## build 35
==> flow/design.v <==
module non_restoring_divider #(
    parameter DATA_WIDTH = 32
) (
    input  logic                    clk_i,
    input  logic                    clk_en_i,
    input  logic                    rst_n_i,
    input  logic [DATA_WIDTH - 1:0] dividend_i,
    input  logic [DATA_WIDTH - 1:0] divisor_i,
    input  logic                    data_valid_i,
    output logic [DATA_WIDTH - 1:0] quotient_o,
    output logic [DATA_WIDTH - 1:0] remainder_o,
    output logic                    divide_by_zero_o,
    output logic                    data_valid_o,
    output logic                    idle_o
);
    localparam COUNTER_WIDTH = $clog2(DATA_WIDTH);
    typedef enum logic [1:0] {IDLE, DIVIDE, RESTORE} fsm_state_t;
    typedef struct packed {
        logic                    rem_sign;
        logic [DATA_WIDTH - 1:0] remainder;
        logic [DATA_WIDTH - 1:0] quotient;
    } result_t;
    fsm_state_t state_CRT, state_NXT;
        always_ff @(posedge clk_i) begin : state_register
            if (!rst_n_i) begin
                state_CRT <= IDLE;
            end else if (clk_en_i) begin
                state_CRT <= state_NXT;
            end
        end : state_register
    result_t partial_CRT, partial_NXT;
    logic [DATA_WIDTH - 1:0] divisor_CRT, divisor_NXT;
        always_ff @(posedge clk_i) begin : datapath_register
            if (clk_en_i) begin
                partial_CRT <= partial_NXT;
                divisor_CRT <= divisor_NXT;
            end
        end : datapath_register
    logic [COUNTER_WIDTH - 1:0] iter_count_CRT, iter_count_NXT;
        always_ff @(posedge clk_i) begin : counter 
            if (clk_en_i) begin
                iter_count_CRT <= iter_count_NXT;
            end
        end : counter 
    logic divide_by_zero_CRT, divide_by_zero_NXT;
        always_ff @(posedge clk_i) begin : status_register
            if (!rst_n_i) begin
                divide_by_zero_CRT <= 1'b0;
            end else if (clk_en_i) begin
                divide_by_zero_CRT <= divide_by_zero_NXT;
            end
        end : status_register
    result_t pair_shifted;
        always_comb begin : fsm_logic 
            divide_by_zero_NXT = divide_by_zero_CRT;
            iter_count_NXT = iter_count_CRT;
            partial_NXT = partial_CRT;
            divisor_NXT = divisor_CRT;
            state_NXT = state_CRT;
            pair_shifted = 'b0;
            remainder_o = partial_CRT.remainder;
            data_valid_o = 1'b0;
            idle_o = 1'b0;
            case (state_CRT) 
                IDLE: begin 
                    if (data_valid_i) begin
                        state_NXT = DIVIDE;
                    end
                    divide_by_zero_NXT = (divisor_i == '0);
                    partial_NXT.rem_sign = 1'b0;
                    partial_NXT.quotient = dividend_i;
                    partial_NXT.remainder = '0;
                    divisor_NXT = divisor_i;
                    iter_count_NXT = '0;
                    idle_o = 1'b1;
                end
                DIVIDE: begin
                    state_NXT = (iter_count_CRT == (DATA_WIDTH - 1)) ? RESTORE : state_CRT;
                    iter_count_NXT = iter_count_CRT + 1;
                    pair_shifted = partial_CRT << 1; 
                    if (partial_CRT.rem_sign) begin
                        {partial_NXT.rem_sign, partial_NXT.remainder} = {pair_shifted.rem_sign, pair_shifted.remainder} + divisor_CRT;
                    end else begin
                        {partial_NXT.rem_sign, partial_NXT.remainder} = {pair_shifted.rem_sign, pair_shifted.remainder} - divisor_CRT;
                    end
                    partial_NXT.quotient = {pair_shifted.quotient[DATA_WIDTH - 1:1], !partial_NXT.rem_sign};
                end
                RESTORE: begin
                    state_NXT = IDLE;
                    data_valid_o = 1'b1;
                    idle_o = 1'b0;
                    if (partial_CRT.rem_sign) begin
                        {partial_NXT.rem_sign, partial_NXT.remainder} = {partial_CRT.rem_sign, partial_CRT.remainder} + divisor_CRT;
                    end
                    remainder_o = partial_NXT.remainder;
                end
            endcase
        end : fsm_logic
    assign quotient_o = partial_CRT.quotient;
    assign divide_by_zero_o = divide_by_zero_CRT;
endmodule
export LEC_CHECK = 0
export ABC_AREA = 1
export CAP_MARGIN = 20
export CORE_ASPECT_RATIO = 0.7
export CORE_MARGIN = 2
export CORE_UTILIZATION = 62
export CTS_CLUSTER_DIAMETER = 332
export CTS_CLUSTER_SIZE = 96
export SLEW_MARGIN = 20
export TNS_END_PERCENT = 5
create_clock -name core_clock -period 2.91 [get_ports {clk_i}]
run.sh (not shown) runs the stock make flow with config.mk's settings and CLKGATE_MAP_FILE=.
As the logs show, build 35 stopped at global routing (5_1_grt) after a tool error, so it never reached the end of the flow.
Here is what was changed in the inputs of build 11 compared with build 35.
Settings: a deleted ABC_AREA that had been 1; a deleted CTS_CLUSTER_SIZE that had been 96; a change of CORE_UTILIZATION from 62 to 58; a deleted CORE_ASPECT_RATIO that had been 0.7; a deleted CTS_CLUSTER_DIAMETER that had been 332; a deleted TNS_END_PERCENT that had been 5; a change of the clock period (ns, I/O delays scaled along) from 2.91 to 3.69.
Findings:
- Of build 35 and build 11, only build 35 fails to reach the end of the flow.
- FAIL build 35 @ global routing (5_1_grt): tool exited with error
- The flow for build 11 finished, though final verification flagged setup timing.
- Against build 35, build 11 comes in 10% higher on floorplan row count.
- Build 11: area of the core is 14% lower than what build 35 reported.
- Relative to build 35, build 11 improves die area.
- Placed wire-length estimate after detailed placement (lower): build 11
- Count of placed standard cells including taps ended up 797 lower on build 11 than on build 35.
- Build 11 vs build 35, number of nets produced by synthesis went down by 41%.
- Measured against each other, build 35 and build 11 differ in die extent in x, the lower figure coming from build 11.
For build 34, these inputs were changed with respect to build 11:
Settings: setting HOLD_SLACK_MARGIN to -0.04 for the first time; setting CTS_CLUSTER_SIZE to 36 for the first time; setting CTS_CLUSTER_DIAMETER to 361 for the first time; changing CORE_UTILIZATION from 58 to 70; changing the clock period (ns, I/O delays scaled along) from 3.69 to 4.19.
### Flow results
Build 34 got as far as global routing (5_1_grt), where a tool error ended the run. Status: H-tree level count parity (build 34, build 11). Total core area shrinks by more than 10% when moving from build 11 to build 34. Changes observed in build 34 relative to build 11: worst slack at placement now sits higher; instance count after placement with tap cells included dropped 11%. On build 34: number of rows created at floorplan is 4 lower than what build 11 gave. The die outline height of build 34 is lower than that of build 11. Going from build 11 to build 34, area enclosed by the die boundary shows a reduction of about 17%, area of the synthesized netlist per yosys stat did not really move.
diff inputs: build 34 => build 65
Settings: swapping 70 for 38 in CORE_UTILIZATION; clearing CTS_CLUSTER_DIAMETER, which used to be 361; swapping 36 for 60 in CTS_CLUSTER_SIZE; clearing HOLD_SLACK_MARGIN, which used to be -0.04; swapping 4.19 for 6.0 in the clock period (ns, I/O delays scaled along).
==> results <==
- Against build 34, build 65 comes in 0.67% lower on detailed-placement wirelength estimate.
- Among build 34 and build 65, the run that stopped before the end is build 34, and it is the only one.
- For build 34, the flow was terminated by a tool error in global routing (5_1_grt) and produced no final design.
- Compared with build 34, in build 65 standard cell core area shows an increase of about 90%; synthesized-area fraction occupied by ao, oa, aoi and oai cells barely changed; synthesized flop and latch total about even.
- On deepest level of the CTS H-tree, build 34 and build 65 are neck and neck.
- Area figure in the yosys stat output of build 34 is on par with build 65.
- The final reports for build 65 and build 34 show height of the die higher in the former.
- Looking only at final weighted congestion in routability-driven placement, and setting everything else aside, the lower value of build 34 and build 65 goes to build 65.
- The I/O pin count was comparable across build 34 and build 65.

Starts from the design.v that is shown in full above.
clock: 6.0 ns
lec_check: 0
cap_margin: 20
core_aspect_ratio: 0.5
core_margin: 2
core_utilization: 58
cts_cluster_diameter: 275
cts_cluster_size: 98
setup_slack_margin: -0.27
slew_margin: 20
tns_end_percent: 15
==> next run, changes <==
--- a/flow/config.mk
+++ b/flow/config.mk
@@ -9 +8,0 @@
-export CORE_ASPECT_RATIO = 0.5
@@ -12,3 +10,0 @@
-export CTS_CLUSTER_DIAMETER = 275
-export CTS_CLUSTER_SIZE = 98
-export SETUP_SLACK_MARGIN = -0.27
@@ -16 +11,0 @@
-export TNS_END_PERCENT = 15
==> flow/constraint.sdc (replaced) <==
create_clock -name core_clock -period 3.82 [get_ports {clk_i}]
set_input_delay 0.7640 -clock core_clock [delete_from_list [all_inputs] [get_ports {clk_i}]]
set_output_delay 0.7640 -clock core_clock [all_outputs]
set_load 0.01 [all_outputs]
Outcome: With this change the flow ran to the end with violations: negative setup slack; core utilization is higher by 19 points; final cell count rises by 18%; power increases by about 100%; design area went up by about 27%; clock skew climbs by 0.0090 ns; via count rises by 30%; flip-flop count is unchanged; routed wire length came out higher by 50%.
==> next run, changes <==
==> flow/constraint.sdc (replaced) <==
create_clock -name core_clock -period 5.24 [get_ports {clk_i}]
set_input_delay 1.0480 -clock core_clock [delete_from_list [all_inputs] [get_ports {clk_i}]]
set_output_delay 1.0480 -clock core_clock [all_outputs]
set_load 0.01 [all_outputs]
Effect: The changed run finished clean; via count went down by 21%; cell area drops by about 20%; setup slack improves by 0.64 ns; synthesized cell count is unchanged; count of clock-buffer cells in the layout went up by 1.
==> next run, changes <==
--- a/flow/config.mk
+++ b/flow/config.mk
@@ -10 +10,2 @@
-export CORE_UTILIZATION = 58
+export CORE_UTILIZATION = 68
+export CTS_CLUSTER_SIZE = 35
==> flow/constraint.sdc (replaced) <==
create_clock -name core_clock -period 4.48 [get_ports {clk_i}]
set_input_delay 0.8960 -clock core_clock [delete_from_list [all_inputs] [get_ports {clk_i}]]
set_output_delay 0.8960 -clock core_clock [all_outputs]
set_load 0.01 [all_outputs]
Cell area grows by 3.5%.
Clock-buffer cell count went up by 1.
Non-clock buffer count came out higher by 29.
Global-route usage went up by 5.4 points.
Sequential power is higher by about 20%.
Power came out higher by 20%.
First-iteration DRC count increases by 9.8%.
Cell count is higher by 1.4%.

Setup of wip/amber:
RTL: the design.v shown in full above, as it stands there.
export LEC_CHECK = 0
export ABC_AREA = 1
export CAP_MARGIN = 20
export CORE_MARGIN = 2
export CORE_UTILIZATION = 68
export CTS_CLUSTER_DIAMETER = 247
export CTS_CLUSTER_SIZE = 22
export SETUP_SLACK_MARGIN = 0.85
export SLEW_MARGIN = 20
create_clock -name core_clock -period 2.99 [get_ports {clk_i}]
wip/amber: it failed during clock tree synthesis (4_1_cts), and the tool reported DPL-0038.
Input changes introduced in wip/indigo (baseline for comparison: wip/amber):
Settings: CTS_CLUSTER_DIAMETER removed (was 247); CTS_CLUSTER_SIZE removed (was 22); CORE_UTILIZATION changed from 68 to 40; ABC_AREA removed (was 1); SETUP_SLACK_MARGIN removed (was 0.85); the clock period (ns, I/O delays scaled along) changed from 2.99 to 6.0.
[summary]
- wip/indigo: all stages complete, timing, DRC and antenna checks passed
- Synthesized net count, wip/indigo and wip/amber: larger value in wip/amber
- Measured against wip/indigo, the post-synthesis cell count of wip/amber comes out at 1.8 times the reference value.
- The vertical extent of the die of wip/indigo is higher than that of wip/amber.
- Between wip/amber and wip/indigo, the flow reports floorplan die area increasing by more than a quarter.
- Between wip/indigo and wip/amber, the xor-xnor portion of the synthesized cell area is lower for wip/amber.
- Total number of placement rows, wip/indigo and wip/amber, higher one = wip/indigo.
- STATUS half-perimeter wire length of the detailed placement result: wip/indigo wins against wip/amber
- Number of standard cells reported by yosys on wip/indigo is down relative to wip/amber.
- STATUS combined area of all synthesized cells: wip/indigo wins against wip/amber
For wip/garnet, these inputs were changed with respect to wip/indigo:
Settings: changing CORE_UTILIZATION from 40 to 52; changing the clock period (ns, I/O delays scaled along) from 6.0 to 4.58.
Notes after the runs:
wip/indigo -> wip/garnet: logic area increased by a few percent
Against wip/indigo, total power in wip/garnet rose by more than a quarter.
wip/garnet vs wip/indigo: final cycle utilization of the critical path up
Run comparison: wip/indigo top layer used by detailed routing met5; wip/garnet top layer used by detailed routing met4
Against wip/indigo as the reference, wip/garnet delivers a higher portion of total power attributed to combinational logic.
Final standard cell area without fillers | wip/garnet above wip/indigo
wip/garnet vs. wip/indigo: placement-stage worst setup slack moved down; clock buffer count in the final layout moved up.
The inputs of wip/juniper differ from those of wip/garnet as listed below.
Settings: changing CORE_UTILIZATION from 52 to 58; changing the clock period (ns, I/O delays scaled along) from 4.58 to 4.19.
--- outcome ---
What the final checks of wip/juniper revealed, after a flow that finished every stage, was a layout that fails on setup timing. wip/garnet ran to completion and came out clean on the timing, DRC and antenna checks. For the clock network contribution to total cell area, wip/juniper came in 0.27 points lower than wip/garnet did. On clock latency reported for the late side of the worst-skew pair, wip/juniper and wip/garnet are neck and neck. A launch point of the worst path of divisor_CRT[2]$_DFFE_PP_ is what wip/juniper shows, while divisor_CRT[3]$_DFFE_PP_ belongs to wip/garnet. NOTE: cell row count in wip/juniper falls short of that of wip/garnet. On area after synthesis, wip/juniper and wip/garnet are neck and neck. Diff wip/garnet -> wip/juniper | via count | up by more than 10%.

== exp/indigo ==
Starts from the design.v that is shown in full above.
clock: 3.87 ns
lec_check: 0
abc_area: 1
cap_margin: 20
core_margin: 2
core_utilization: 72
cts_cluster_diameter: 234
cts_cluster_size: 100
place_density: 0.89
slew_margin: 20
exp/indigo: complete, dirty (negative setup slack)
Edits applied to the flow inputs when going from exp/indigo to exp/pepper:
# exp/indigo
export LEC_CHECK = 0
export ABC_AREA = 1
export CAP_MARGIN = 20
export CORE_MARGIN = 2
export CORE_UTILIZATION = 72
export CTS_CLUSTER_DIAMETER = 234
export CTS_CLUSTER_SIZE = 100
export PLACE_DENSITY = 0.89
export SLEW_MARGIN = 20
create_clock -name core_clock -period 3.87 [get_ports {clk_i}]
# exp/pepper
export LEC_CHECK = 0
export CAP_MARGIN = 20
export CELL_PAD_IN_SITES_DETAIL_PLACEMENT = 2
export CORE_MARGIN = 2
export CORE_UTILIZATION = 64
export SLEW_MARGIN = 20
create_clock -name core_clock -period 6.0 [get_ports {clk_i}]
==> comparison <==
exp/pepper never completed; the flow aborted with a tool error in 3_5_place_dp.
exp/pepper: adder-cell area share of the yosys netlist higher than exp/indigo
exp/pepper: number of cells in Yosys stat is 747 lower than what exp/indigo reported.
Lower core utilization at floorplan was reported by exp/pepper, not exp/indigo.
In the floorplan summary, exp/pepper is listed with a die area less than that of exp/indigo.
Die boundary height, exp/pepper vs exp/indigo: down by a few percent
Compared to exp/indigo, exp/pepper has synthesized area per cell 46% higher.
NOTE yosys stat chip area exp/indigo->exp/pepper decreased by more than 10%
Comparing the two runs side by side, exp/pepper comes out ahead of exp/indigo on cell area after technology mapping.
Comparing exp/indigo and exp/pepper, synthesized cell count is higher on exp/indigo.
Higher share of the yosys chip area belonging to registers was reported by exp/pepper, not exp/indigo.
Modified inputs, exp/nickel compared to exp/pepper
# exp/pepper
export LEC_CHECK = 0
export CAP_MARGIN = 20
export CELL_PAD_IN_SITES_DETAIL_PLACEMENT = 2
export CORE_MARGIN = 2
export CORE_UTILIZATION = 64
export SLEW_MARGIN = 20
create_clock -name core_clock -period 6.0 [get_ports {clk_i}]
# exp/nickel
export LEC_CHECK = 0
export CAP_MARGIN = 30
export CELL_PAD_IN_SITES_DETAIL_PLACEMENT = 1
export CORE_MARGIN = 2
export CORE_UTILIZATION = 38
export CTS_CLUSTER_SIZE = 60
export HOLD_SLACK_MARGIN = 0.25
export SLEW_MARGIN = 20
create_clock -name core_clock -period 6.0 [get_ports {clk_i}]
--- outcome ---
[compare] base=exp/pepper new=exp/nickel: floorplan utilization dropped 27 points, simple logic cell fraction of the synthesized area barely changed, compound-cell area share of the yosys netlist barely changed. exp/pepper → exp/nickel: die size up 9600 µm², total number of placement rows up 13, routability-driven placement congestion ratio down 0.045, core footprint up 70%. exp/nickel vs exp/pepper: vertical extent of the die up in exp/nickel. Synthesized area came out exactly the same in exp/nickel and exp/pepper. As far as chip area line of the yosys report goes, exp/nickel and exp/pepper are indistinguishable; the numbers are identical. exp/nickel did not stop at any stage, and its layout met the timing, DRC and antenna checks.

Starts from the design.v that is shown in full above.
clock: 8.02 ns
lec_check: 0
cap_margin: 30
cell_pad_in_sites_detail_placement: 0
core_aspect_ratio: 1.16
core_margin: 4
core_utilization: 38
cts_cluster_diameter: 152
cts_cluster_size: 91
max_routing_layer: met4
setup_slack_margin: -0.47
slew_margin: 20
tns_end_percent: 35
The starting point completed with no timing, DRC or antenna violations.
Change:
==> flow/config.mk (replaced) <==
export PLATFORM = sky130hd
export DESIGN_NAME = non_restoring_divider
export DESIGN_NICKNAME = non_restoring_divider
export VERILOG_FILES = /design/flow/design.v
export SDC_FILE = /design/flow/constraint.sdc
export NUM_CORES = 4
export LEC_CHECK = 0
export CAP_MARGIN = 20
export CORE_MARGIN = 2
export CORE_UTILIZATION = 40
export SLEW_MARGIN = 20
==> flow/constraint.sdc (replaced) <==
create_clock -name core_clock -period 5.24 [get_ports {clk_i}]
set_input_delay 1.0480 -clock core_clock [delete_from_list [all_inputs] [get_ports {clk_i}]]
set_output_delay 1.0480 -clock core_clock [all_outputs]
set_load 0.01 [all_outputs]
What happened: Non-clock buffer count grows by 6. Die area shrinks by roughly a tenth. Wire length shrinks by a few percent.
No activity file was given, so power comes from the tool's default toggle rates.
